==> flow/design.v <==
`timescale 1ns / 1ps
module fft_4(
        input               clk,
        input               rst_n,
        input wire signed [ 15:0]                   x0_real, 
        input wire signed [ 15:0]                   x0_imag,
        input wire signed [ 15:0]                   x1_real,
        input wire signed [ 15:0]                   x1_imag,
        input wire signed [ 15:0]                   x2_real,
        input wire signed [ 15:0]                   x2_imag,
        input wire signed [ 15:0]                   x3_real,
        input wire signed [ 15:0]                   x3_imag,
        output reg signed [ 15:0]                   X0_real,
        output reg signed [ 15:0]                   X0_imag,
        output reg signed [ 15:0]                   X1_real,
        output reg signed [ 15:0]                   X1_imag,            
        output reg signed [ 15:0]                   X2_real,
        output reg signed [ 15:0]                   X2_imag,
        output reg signed [ 15:0]                   X3_real,
        output reg signed [ 15:0]                   X3_imag
    );
parameter W4_0_real = 16'h7FFF; 
parameter W4_0_imag = 16'h0000;
parameter W4_1_real = 16'h0000;
parameter W4_1_imag = 16'h8000; 
parameter W4_2_real = 16'h8000; 
parameter W4_2_imag = 16'h0000; 
parameter W4_3_real = 16'h0000;   
parameter W4_3_imag = 16'h7FFF; 
        reg signed [ 15:0]              s0_real;
        reg signed [ 15:0]              s0_imag;
        reg signed [ 15:0]              s1_real;
        reg signed [ 15:0]              s1_imag;
        reg signed [ 15:0]              s2_real;
        reg signed [ 15:0]              s2_imag;
        reg signed [ 15:0]              s3_real;
        reg signed [ 15:0]              s3_imag;
        reg signed [ 15:0]              r0_real;
        reg signed [ 15:0]              r0_imag;
        reg signed [ 15:0]              r1_real;
        reg signed [ 15:0]              r1_imag;
        reg signed [ 15:0]              r2_real;
        reg signed [ 15:0]              r2_imag;
        reg signed [ 15:0]              r3_real;
        reg signed [ 15:0]              r3_imag;       
always @(posedge clk or negedge rst_n) begin
    if(!rst_n)begin
        s0_real     <=      'h0;
        s0_imag     <=      'h0;      
        s1_real     <=      'h0;
        s1_imag     <=      'h0;
        s2_real     <=      'h0;
        s2_imag     <=      'h0;
        s3_real     <=      'h0;
        s3_imag     <=      'h0;
    end
    else begin
        s0_real     <=      x0_real + x1_real;
        s0_imag     <=      x0_imag + x1_imag;
        s1_real     <=      x0_real - x1_real;
        s1_imag     <=      x0_imag - x1_imag;  
        s2_real     <=      x2_real + x3_real;
        s2_imag     <=      x2_imag + x3_imag;
        s3_real     <=      x2_real - x3_real;
        s3_imag     <=      x2_imag - x3_imag;
    end
end
always@(posedge clk or negedge rst_n)begin
    if (!rst_n)begin
        r0_real     <=      'h0;      
        r0_imag     <=      'h0;
        r1_real     <=      'h0;
        r1_imag     <=      'h0;
        r2_real     <=      'h0;
        r2_imag     <=      'h0;
        r3_real     <=      'h0;
        r3_imag     <=      'h0;
    end
    else begin
        r0_real     <=      s0_real + s2_real;
        r0_imag     <=      s0_imag + s2_imag;
        r2_real     <=      s0_real - s2_real;
        r2_imag     <=      s0_imag - s2_imag;
        r1_real     <=      s1_real + s3_imag;
        r1_imag     <=      s1_imag - s3_real;
        r3_real     <=      s1_real - s3_imag;
        r3_imag     <=      s1_imag + s3_real;
    end
end
always@(posedge clk or negedge rst_n)begin
    if (!rst_n)begin
        X0_real    <=       'b0;    
        X0_imag    <=       'b0; 
        X1_real    <=       'b0; 
        X1_imag    <=       'b0; 
        X2_real    <=       'b0; 
        X2_imag    <=       'b0; 
        X3_real    <=       'b0; 
        X3_imag    <=       'b0;
    end
    else begin
        X0_real    <=       r0_real;
        X0_imag    <=       r0_imag;
        X1_real    <=       r1_real;
        X1_imag    <=       r1_imag;
        X2_real    <=       r2_real;
        X2_imag    <=       r2_imag;
        X3_real    <=       r3_real;
        X3_imag    <=       r3_imag;
        end
end
endmodule
==> flow/run.sh <==
#!/bin/bash
# the make line also repeats each setting of config.mk as NAME=value (left out here)
make -C /OpenROAD-flow-scripts/flow DESIGN_CONFIG=/design/flow/config.mk WORK_HOME=/design/flow/orfs CLKGATE_MAP_FILE= finish
==> flow/config.mk <==
export PLATFORM = sky130hd
export DESIGN_NAME = fft_4
export DESIGN_NICKNAME = fft_4
export VERILOG_FILES = /design/flow/design.v
export SDC_FILE = /design/flow/constraint.sdc
export NUM_CORES = 4
export LEC_CHECK = 0
export CAP_MARGIN = 20
export CORE_MARGIN = 2
export CORE_UTILIZATION = 58
export SETUP_SLACK_MARGIN = -0.2
export SLEW_MARGIN = 20
==> flow/constraint.sdc <==
create_clock -name core_clock -period 2.88 [get_ports {clk}]
set_input_delay 0.5760 -clock core_clock [delete_from_list [all_inputs] [get_ports {clk}]]
set_output_delay 0.5760 -clock core_clock [all_outputs]
set_load 0.01 [all_outputs]
==> results.json, run 1 <==
{
  "fa_ha_area_share_pct": 15.8,
  "synth_top_cell_by_count": "dfrtp_1",
  "grt_max_degree": 101,
  "holdCritPathClass": "reg2reg",
  "synthesis.area_um2": 21000,
  "powerClk_mw": 5.22,
  "grt_pass1_wl_um": 86200,
  "grt_pass1_vias": 16524,
  "reg2reg_slack_ns": 0.10,
  "hold_ws_ns": 0.342,
  "drt_iter0_markers": 924,
  "cts_resized": 0,
  "gp_congestion": 0.959,
  "max_slew_margin_pct": 62.5,
  "route.vias.total": 16217,
  "finish.instance_area_um2": 26200,
  "routed_wirelength_um": 53500,
  "path_depth": 10,
  "cpMostUsedCell": "a21oi_1",
  "ys_seq_share_pct": 44.3,
  "pwr-share-comb_pct": 41.8,
  "p_int_mw": 15.1,
  "initial_core_util_pct": 58.9,
  "required_ns": 3.29,
  "sequentialPowerShare_pct": 35.7,
  "via_per_inst": 5.53,
  "top_cell_area_share_pct": 44.3,
  "achievable-frequency_mhz": 360,
  "comb_cell_power_mw": 9.67,
  "endpoint": "r2_imag[12]$_DFF_PN0_",
  "crit_path_max_incr_delay_ns": 0.44,
  "ys_sh_mux_pct": 0.101,
  "post_drt_wl_per_cell_um": 18.3,
  "switching_share_pct": 34.6,
  "ys_area_um2": 21000,
  "async_flop_share_pct": 100,
  "synthTopCellsByCount": "372 x dfrtp_1, 240 x ha_1, 220 x inv_1, 191 x a21oi_1, 180 x nor2_1",
  "cts_tree": "done",
  "htree_levels": 2,
  "timing.rr.end": "r2_imag[12]$_DFF_PN0_",
  "clockBufferDepth": 3,
  "finalMaxSlewViolations": 0,
  "clock_latency_ns": 0.55,
  "leakagePower_nw": 12.2,
  "synth_cell_type_count": 80,
  "io_buffers": 257,
  "setup_viol": 0,
  "hold_viol": 0,
  "syn_nets": 2479,
  "pg_seq_mw": 8.26,
  "dr.pass1.iters": 26,
  "status": "finished clean",
  "largest_area_cell": "dfrtp_1",
  "grt_overflow": 0,
  "fin_crit_sh_pct": 96.4,
  "finalNetCount": 2828,
  "placed_area_um2": 24900,
  "grt_util_met1_pct": 37.3,
  "min_path_cells": 0,
  "io_pins": 258,
  "skew_ns": 0.0173,
  "synth_stat.cells": 2093,
  "aoi_share_pct": 15.2,
  "critPathMaxFanout": 3,
  "p_total_mw": 23.2,
  "ys.flops": 372,
  "tns_ns": 0,
  "place_hpwl_um": 41400,
  "post_synth_main_logic_family": "adder cells",
  "xor_share_pct": 8.67,
  "r2r_start": "s1_imag[0]$_DFF_PN0_",
  "crit_path_start_kind": "flip-flop",
  "met2_usage_pct": 49.5,
  "yosys-top-cells-area": "dfrtp_1 44%, ha_1 14%, xnor2_1 6.8%, a21oi_1 4.6%, inv_1 3.9%",
  "peakVddDrop_mv": 0.730,
  "die_h_um": 194,
  "use_met3_pct": 4.49,
  "edf_count": 0,
  "fp.dieW_um": 194,
  "crit_chain": "inv_1 -> ha_1 -> fa_1 -> nand2b_1 -> a21boi_1 -> o21ai_0 -> a21oi_1 -> a31o_1 -> a21oi_1 -> xnor2_1",
  "hp-start": "r2_imag[14]$_DFF_PN0_",
  "cellPowerDensity_nw_per_um2": 883,
  "cp_top_family": "AND-OR/OR-AND gates",
  "arrival_ns": 3.19,
  "slowest_stage": "dfrtp_1",
  "tool_warnings": 150,
  "syn_to_final_growth_pct": 24.8,
  "cts.sinks": 372,
  "syn_inst": 2093,
  "ff_type": "dfrtp_1",
  "maxPowerGroup": "combinational logic",
  "core_um2": 35700,
  "crit_buf_inv": 1,
  "drc_errors": 0,
  "maxCapViolCount": 0,
  "reg2regPathDepth": 10,
  "clockRootBuffer": "clkbuf_16",
  "worst_setup_path_end_kind": "flip-flop",
  "grt.total_usage_pct": 28.9,
  "pwr-share-clk_pct": 22.5,
  "crit_type": "reg2reg",
  "avgSynthCellArea_um2": 10.0,
  "tightest_slew_ns": 0.560,
  "nFillCells": 2583,
  "ys_sh_simple_pct": 10.3,
  "min_to": "X2_imag[14]$_DFF_PN0_",
  "top_usage_layer": "met2",
  "row_count": 69,
  "ys.warnings.count": 1,
  "clk_pin_slew_ns": 0.06,
  "power_switching_mw": 8.02,
  "antenna_found_initial": 2,
  "startpoint": "s1_imag[0]$_DFF_PN0_",
  "ant_nets": 0,
  "cts_made_buffers": 38,
  "period_needed_ns": 2.78,
  "die-area_um2": 37800
}
per-stage QoR:
step | cells | worst slack, ns | utilization, %
6_report | 2933 | 0.103 | 73.5
5_1_grt | 2933 | -0.0152 | 73.5
4_1_cts | 2931 | 0.205 | 73.5
3_5_place_dp | 2862 | -0.232 | 69.7
3_3_place_gp | 2862 | -0.161 | 69.7
2_1_floorplan | 2093 | 0.377 | -
per-layer routing:
| metal | vias to the layer above | wire, µm |
|---|---|---|
| met3 | 89 | 2890 |
| met4 | 0 | 1490 |
| li1 | 7715 | - |
| met2 | 513 | 26400 |
| met5 | - | 0 |
| met1 | 7900 | 22800 |
layout make-up:
cell class / instances / area [µm²] / share of cell area [%]
diodes: 2 / 5.00 / 0.0191
repair buffers: 389 / 3610 / 13.8
multi-input cells: 1411 / 10500 / 40.1
flip-flops and latches: 372 / 9310 / 35.5
clock inverters: 19 / 254 / 0.969
inverters: 230 / 863 / 3.29
clock buffers: 49 / 1090 / 4.17
well taps: 461 / 577 / 2.20
repair_timing:
action                    4_1_cts  5_1_grt
hold buffers                    1        0
hold endpoints to repair       55        0
buffers inserted                0        0
==> run 2: changes to the inputs <==
- ABC_AREA: default -> 1
- CORE_UTILIZATION: 58 -> 72
- SETUP_SLACK_MARGIN: -0.2 -> default
- clock period: 2.88 -> 0.948 ns (I/O delays scaled with it)
==> run 2 against run 1 <==
  * The run now fails in clock tree synthesis (4_1_cts)
  * Synthesized area rose by 17%
  * Synthesized cell count rose by 55%
  * Die size fell by 5.8%
==> results.json, run 2 <==
{
  "avgSynthCellArea_um2": 7.54,
  "syn_inst": 3253,
  "initial_core_util_pct": 73.1,
  "post_synth_main_logic_family": "simple AND/OR/NAND/NOR gates",
  "top_cell_area_share_pct": 38.0,
  "yosys-top-cells-area": "dfrtp_1 38%, nand2_1 16%, ha_1 12%, inv_1 9.1%, nand3_1 4.2%",
  "io_pins": 258,
  "place_hpwl_um": 79400,
  "status": "did not finish",
  "ys_sh_simple_pct": 27.0,
  "gp_congestion": 1.07,
  "syn_nets": 3639,
  "die-area_um2": 35600,
  "lastStage": "clock tree synthesis (4_1_cts)",
  "synthesis.area_um2": 24500,
  "fp.dieW_um": 189,
  "row_count": 67,
  "dpl.cell_count": 4325,
  "xor_share_pct": 4.29,
  "synth_top_cell_by_count": "nand2_1",
  "die_h_um": 189,
  "aoi_share_pct": 4.52,
  "io_buffers": 257,
  "ys.flops": 372,
  "ys.warnings.count": 1,
  "firstError": "[ERROR DPL-0038] Utilization greater than 100%, impossible to legalize",
  "ys_seq_share_pct": 38.0,
  "async_flop_share_pct": 100,
  "edf_count": 0,
  "fa_ha_area_share_pct": 13.6,
  "synthTopCellsByCount": "1,055 x nand2_1, 594 x inv_1, 372 x dfrtp_1, 240 x ha_1, 205 x nand3_1",
  "ys_sh_mux_pct": 0,
  "ys_area_um2": 24500,
  "synth_cell_type_count": 29,
  "synth_stat.cells": 3253,
  "placed_area_um2": 32300,
  "largest_area_cell": "dfrtp_1",
  "core_um2": 33500,
  "ff_type": "dfrtp_1"
}
[run 2: through the flow]
stage / worst slack, ns / hold slack [ns] / util, % / power (mW)
2_1_floorplan: -0.628 / -0.106 / - / 45.6
3_3_place_gp: -1.13 / 0.0317 / 96.4 / 60.7
3_5_place_dp: -1.37 / 0.0325 / 96.4 / 65.9
==> run 3: changes to the inputs <==
- ABC_AREA: 1 -> default
- CORE_UTILIZATION: 72 -> 61
- clock period: 0.948 -> 2.84 ns (I/O delays scaled with it)
==> run 3 against run 2 <==
  * Die size up 1.1%
  * Synthesized cell count down 36%
  * Now clean on timing, DRC and antenna
  * Synthesized area decreased by 14%
==> results.json, run 3 <==
{
  "peakVddDrop_mv": 0.805,
  "yosys-top-cells-area": "dfrtp_1 44%, ha_1 14%, xnor2_1 6.8%, a21oi_1 4.6%, inv_1 3.9%",
  "grt_pass1_vias": 16694,
  "ant_nets": 0,
  "dp_slack_ns": -0.326,
  "synth_cell_type_count": 80,
  "htree_levels": 2,
  "p_int_mw": 15.3,
  "crit_type": "reg2reg",
  "crit_path_max_incr_delay_ns": 0.43,
  "finalMaxSlewViolations": 0,
  "ys_seq_share_pct": 44.3,
  "synthesis.area_um2": 21000,
  "avgSynthCellArea_um2": 10.0,
  "antenna_found_initial": 3,
  "leakagePower_nw": 12.2,
  "grt_overflow": 0,
  "dr.pass1.iters": 7,
  "routed_wirelength_um": 54100,
  "top_usage_layer": "met2",
  "fin_crit_sh_pct": 95.3,
  "tool_warnings": 148,
  "place_hpwl_um": 41100,
  "cts.sinks": 372,
  "cellPowerDensity_nw_per_um2": 893,
  "crit_path_start_kind": "flip-flop",
  "cts_tree": "done",
  "gp_congestion": 0.981,
  "fp.dieW_um": 190,
  "sequentialPowerShare_pct": 35.7,
  "ys_sh_simple_pct": 10.3,
  "grt.total_usage_pct": 30.5,
  "cts_hold_buf": 0,
  "ys_sh_mux_pct": 0.101,
  "io_buffers": 257,
  "ys_area_um2": 21000,
  "pwr-share-comb_pct": 42.3,
  "clk_pin_slew_ns": 0.06,
  "hold_ws_ns": 0.00760,
  "cts_resized": 0,
  "rsz0062_at_grt": "false",
  "hold_viol": 0,
  "top_cell_area_share_pct": 44.3,
  "maxCapViolCount": 0,
  "arrival_ns": 3.12,
  "syn_inst": 2093,
  "die-area_um2": 35900,
  "reg2reg_slack_ns": 0.13,
  "startpoint": "s1_imag[0]$_DFF_PN0_",
  "switching_share_pct": 34.9,
  "cts_made_buffers": 39,
  "ys.flops": 372,
  "drt_iter0_markers": 1211,
  "power_switching_mw": 8.19,
  "largest_area_cell": "dfrtp_1",
  "postCtsSetupBuffers": 0,
  "edf_count": 0,
  "grt_max_degree": 81,
  "syn_to_final_growth_pct": 25.1,
  "clock_latency_ns": 0.54,
  "synth_top_cell_by_count": "dfrtp_1",
  "holdCritPathClass": "in2async",
  "clockBufferDepth": 3,
  "fin_ws_ns": 0.134,
  "syn_nets": 2479,
  "finish.instance_area_um2": 26300,
  "fa_ha_area_share_pct": 15.8,
  "via_per_inst": 5.64,
  "cp_top_family": "AND-OR/OR-AND gates",
  "ff_type": "dfrtp_1",
  "post_drt_wl_per_cell_um": 18.5,
  "die_h_um": 190,
  "setup_viol": 0,
  "drc_errors": 0,
  "comb_cell_power_mw": 9.92,
  "initial_core_util_pct": 62.3,
  "ys.warnings.count": 1,
  "tns_ns": 0,
  "period_needed_ns": 2.71,
  "crit_buf_inv": 2,
  "worst_setup_path_end_kind": "flip-flop",
  "required_ns": 3.25,
  "grt_pass1_wl_um": 86600,
  "grt_util_met1_pct": 39.3,
  "pg_seq_mw": 8.37,
  "pwr-share-clk_pct": 22.1,
  "xor_share_pct": 8.67,
  "slowest_stage": "fa_1",
  "row_count": 67,
  "status": "finished clean",
  "synth_stat.cells": 2093,
  "tightest_slew_ns": 0.588,
  "powerClk_mw": 5.19,
  "core_um2": 33700,
  "placed_area_um2": 25000,
  "reg2regPathDepth": 11,
  "post_synth_main_logic_family": "adder cells",
  "async_flop_share_pct": 100,
  "io_pins": 258,
  "utilization_pct": 78.0,
  "logic_area_um2": 10500,
  "clockRootBuffer": "clkbuf_16",
  "endpoint": "r1_imag[14]$_DFF_PN0_",
  "synthTopCellsByCount": "372 x dfrtp_1, 240 x ha_1, 220 x inv_1, 191 x a21oi_1, 180 x nor2_1",
  "max_slew_margin_pct": 60.8,
  "use_met3_pct": 4.45,
  "achievable-frequency_mhz": 369,
  "nFillCells": 2246,
  "met2_usage_pct": 51.8,
  "skew_ns": 0.0178,
  "maxPowerGroup": "combinational logic",
  "path_depth": 11,
  "route.vias.total": 16527,
  "finalNetCount": 2840,
  "critPathMaxFanout": 3,
  "timing.rr.end": "r1_imag[14]$_DFF_PN0_",
  "r2r_start": "s1_imag[0]$_DFF_PN0_",
  "flop_area_um2": 9310,
  "crit_chain": "inv_1 -> ha_1 -> fa_1 -> nor2b_1 -> o31a_1 -> o31ai_2 -> o31ai_1 -> buf_4 -> a41o_1 -> a21oi_1 -> xnor2_1",
  "aoi_share_pct": 15.2
}
run 3: final cells by class:
class	count	share of cell area, %
clock buffers	52	4.17
repair buffers	400	14.1
well taps	448	2.13
inverters	230	3.28
multi-input cells	1411	40.0
diodes	2	0.0190
flip-flops and latches	372	35.4
clock inverters	16	0.843
run 3: layer usage:
layer | vias to the layer above | share of wire (%)
li1 | 7740 | -
met1 | 7997 | 41
met3 | 140 | 5.6
met4 | 0 | 4.6
met5 | - | 0
met2 | 650 | 48
run 3: per-stage QoR:
stage,power [mW],std cells
3_3_place_gp,17.8,2861
3_5_place_dp,18.1,2861
5_1_grt,24.8,2931
4_1_cts,23.6,2929
2_1_floorplan,13.9,2093
6_report,23.5,2931
==> run 4: changes to the inputs <==
- ABC_AREA: default -> 1
- CAP_MARGIN: 20 -> 0
- CORE_ASPECT_RATIO: default -> 0.72
- CORE_UTILIZATION: 61 -> 38
- CTS_CLUSTER_SIZE: default -> 58
- GPL_TIMING_DRIVEN: default -> 1
- MAX_ROUTING_LAYER: default -> met4
- MIN_ROUTING_LAYER: default -> met2
- PLACE_DENSITY_LB_ADDON: default -> 0.24
- clock period: 2.84 -> 2.98 ns (I/O delays scaled with it)
==> run 4 against run 3 <==
  * Synthesized area grew 17%
  * Die size grew 85%
  * The flow now stops in global routing (5_1_grt)
  * Synthesized cell count grew 55%
==> results.json, run 4 <==
{
  "clockRootBuffer": "clkbuf_16",
  "initial_core_util_pct": 38.7,
  "fp.dieW_um": 303,
  "ys_area_um2": 24500,
  "synth_cell_type_count": 29,
  "synth_stat.cells": 3253,
  "edf_count": 0,
  "core_um2": 63400,
  "lastStage": "global routing (5_1_grt)",
  "dp_slack_ns": 0.240,
  "cts.sinks": 372,
  "firstError": "[ERROR GRT-0116] Global routing finished with congestion. Check the congestion regions in the DRC Viewer.",
  "cts_made_buffers": 41,
  "post_synth_main_logic_family": "simple AND/OR/NAND/NOR gates",
  "gp_congestion": 1.01,
  "status": "did not finish",
  "syn_nets": 3639,
  "xor_share_pct": 4.29,
  "synthesis.area_um2": 24500,
  "place_hpwl_um": 64200,
  "largest_area_cell": "dfrtp_1",
  "grt_overflow": 19,
  "ys_sh_mux_pct": 0,
  "synthTopCellsByCount": "1,055 x nand2_1, 594 x inv_1, 372 x dfrtp_1, 240 x ha_1, 205 x nand3_1",
  "io_buffers": 257,
  "io_pins": 258,
  "syn_inst": 3253,
  "top_cell_area_share_pct": 38.0,
  "clockBufferDepth": 3,
  "die-area_um2": 66600,
  "htree_levels": 2,
  "avgSynthCellArea_um2": 7.54,
  "ys_sh_simple_pct": 27.0,
  "ff_type": "dfrtp_1",
  "row_count": 78,
  "ys.warnings.count": 1,
  "ys.flops": 372,
  "ys_seq_share_pct": 38.0,
  "grt.total_usage_pct": 43.6,
  "yosys-top-cells-area": "dfrtp_1 38%, nand2_1 16%, ha_1 12%, inv_1 9.1%, nand3_1 4.2%",
  "placed_area_um2": 27600,
  "aoi_share_pct": 4.52,
  "synth_top_cell_by_count": "nand2_1",
  "die_h_um": 220,
  "fa_ha_area_share_pct": 13.6,
  "async_flop_share_pct": 100,
  "dpl.cell_count": 4281
}
[run 4: timing repair]
action,4_1_cts
buffers inserted,0
gates resized,0
endpoints found under the hold margin,51
hold buffers,1
[run 4: metal layers]
metal,GRT usage [%],GRT overflow
met5,-,-
met4,7.12,0
met3,64.5,19
met2,44.6,0
met1,-,-
Power and IR drop assume default switching activity.
